## mipse
module mipse(
input clk, rst_n,
input [32-1:0] instr,
input [32-1:0] readdata,
output reg [32-1:0] pc, 
output [32-1:0] aluresult,
output [32-1:0] writedata,
output memwrite);
wire [32-1:0] srca, srcb, result;
wire [6-1:0] opcode;
wire [5-1:0] shamt;
wire [6-1:0] func;
wire [5-1:0] rs, rd, rt, writereg;
wire [6-1:0] com;
wire [32-1:0] signimm;
wire [32-1:0] unsignimm;
wire [32-1:0] pcplus4;
wire regwrite;
wire sw_op, beq_op, bne_op, addi_op, lw_op, j_op, jal_op, jr_op, alu_op;
wire ori_op, lui_op;
wire slt_op, slti_op, sltiu_op;
wire zero;
wire addiu_op, sltu_op, bltz_op, bgez_op, blez_op, sll_op, movz_op, movz_en;
assign {opcode, rs, rt, rd, shamt, func} = instr;
assign signimm = {{16{instr[15]}},instr[15:0]};
assign unsignimm = {16'b0,instr[15:0]};
assign sw_op = (opcode == 6'b101011);
assign lw_op = (opcode == 6'b100011);
assign alu_op = (opcode == 6'b000000) & (func[5:3] == 3'b100);
assign addi_op = (opcode == 6'b001000);
assign addiu_op = (opcode == 6'b001001);
assign slti_op = (opcode == 6'b001010);
assign sltiu_op = (opcode == 6'b001011);
assign ori_op = (opcode == 6'b001101);
assign lui_op = (opcode == 6'b001111);
assign beq_op = (opcode == 6'b000100);
assign bne_op = (opcode == 6'b000101);
assign j_op = (opcode == 6'b000010);
assign jal_op = (opcode == 6'b000011);
assign jr_op = (opcode == 6'b000000) & (func == 6'b001000);
assign slt_op = (opcode == 6'b000000) & (func == 6'b101010);
assign sltu_op = (opcode == 6'b000000) & (func == 6'b101001);
assign memwrite = sw_op;
assign bltz_op = (opcode == 6'b000001) & (rt == 5'b00000);
assign bgez_op = (opcode == 6'b000001) & (rt == 5'b00001);
assign blez_op = (opcode == 6'b000110);
assign sll_op = (opcode == 6'b000000) & (func == 6'b000000);
assign movz_op = (opcode == 6'b000000) & (func == 6'b010000);
assign srcb = (addi_op | lw_op | sw_op | slti_op) ? signimm : 
				lui_op ? {instr[15:0], 16'b0}:
				(ori_op | addiu_op | sltiu_op) ? unsignimm : 
								writedata;
assign com = (addi_op | addiu_op | lw_op | sw_op) ? 6'b100000: 
			ori_op ? 6'b100101:
			lui_op ? 6'b000001:
			(beq_op | bne_op | slt_op | sltu_op | slti_op | sltiu_op ) ? 6'b100010: func;
assign movz_en = movz_op & (writedata == 0);
assign result = slt_op | sltu_op | slti_op | sltiu_op ? {31'b0,aluresult[31]} :
  ...
For scale: roughly 1100 flip-flops, about 61000 µm² of cells after synthesis.
Settings: LEC_CHECK=0, CAP_MARGIN=20, CORE_MARGIN=2, CORE_UTILIZATION=72, CTS_CLUSTER_DIAMETER=242, CTS_CLUSTER_SIZE=99, PLACE_DENSITY=0.41, SLEW_MARGIN=20, TNS_END_PERCENT=10; clock period 8.02 ns.
run.sh (not shown) runs the stock make flow with config.mk's settings and CLKGATE_MAP_FILE=.
The baseline ended with an error in global routing (5_1_grt).
==> next run, changes <==
- CORE_UTILIZATION: 72 -> 40
- CTS_CLUSTER_DIAMETER: 242 -> not set
- CTS_CLUSTER_SIZE: 99 -> not set
- PLACE_DENSITY: 0.41 -> not set
- TNS_END_PERCENT: 10 -> not set
- clock period: 8.02 -> 10.0 ns (I/O delays scaled with it)
Now the flow produced a clean layout.
Synthesized cell count is unchanged.
Synthesized area does not change.
Die area goes up by well over a third.
==> next run, changes <==
- ABC_AREA: not set -> 1
- CORE_UTILIZATION: 40 -> 70
- CTS_CLUSTER_SIZE: not set -> 45
- SETUP_SLACK_MARGIN: not set -> -0.6
- clock period: 10.0 -> 5.96 ns (I/O delays scaled with it)
This time the run died in global routing (5_1_grt).
Synthesized area went up by 9.5%.
Synthesized cell count is higher by 88%.
Die size is lower by 37%.
==> next run, changes <==
- CORE_UTILIZATION: 70 -> 72
- CTS_CLUSTER_DIAMETER: not set -> 242
- CTS_CLUSTER_SIZE: 45 -> 99
- PLACE_DENSITY: not set -> 0.41
- SETUP_SLACK_MARGIN: -0.6 -> 2.33
- TNS_END_PERCENT: not set -> 10
- clock period: 5.96 -> 8.02 ns (I/O delays scaled with it)
The new run ended with an error in global routing (5_1_grt) with GRT-0232; synthesized area is unchanged; die size decreases by 2.7%; synthesized cell count is unchanged.
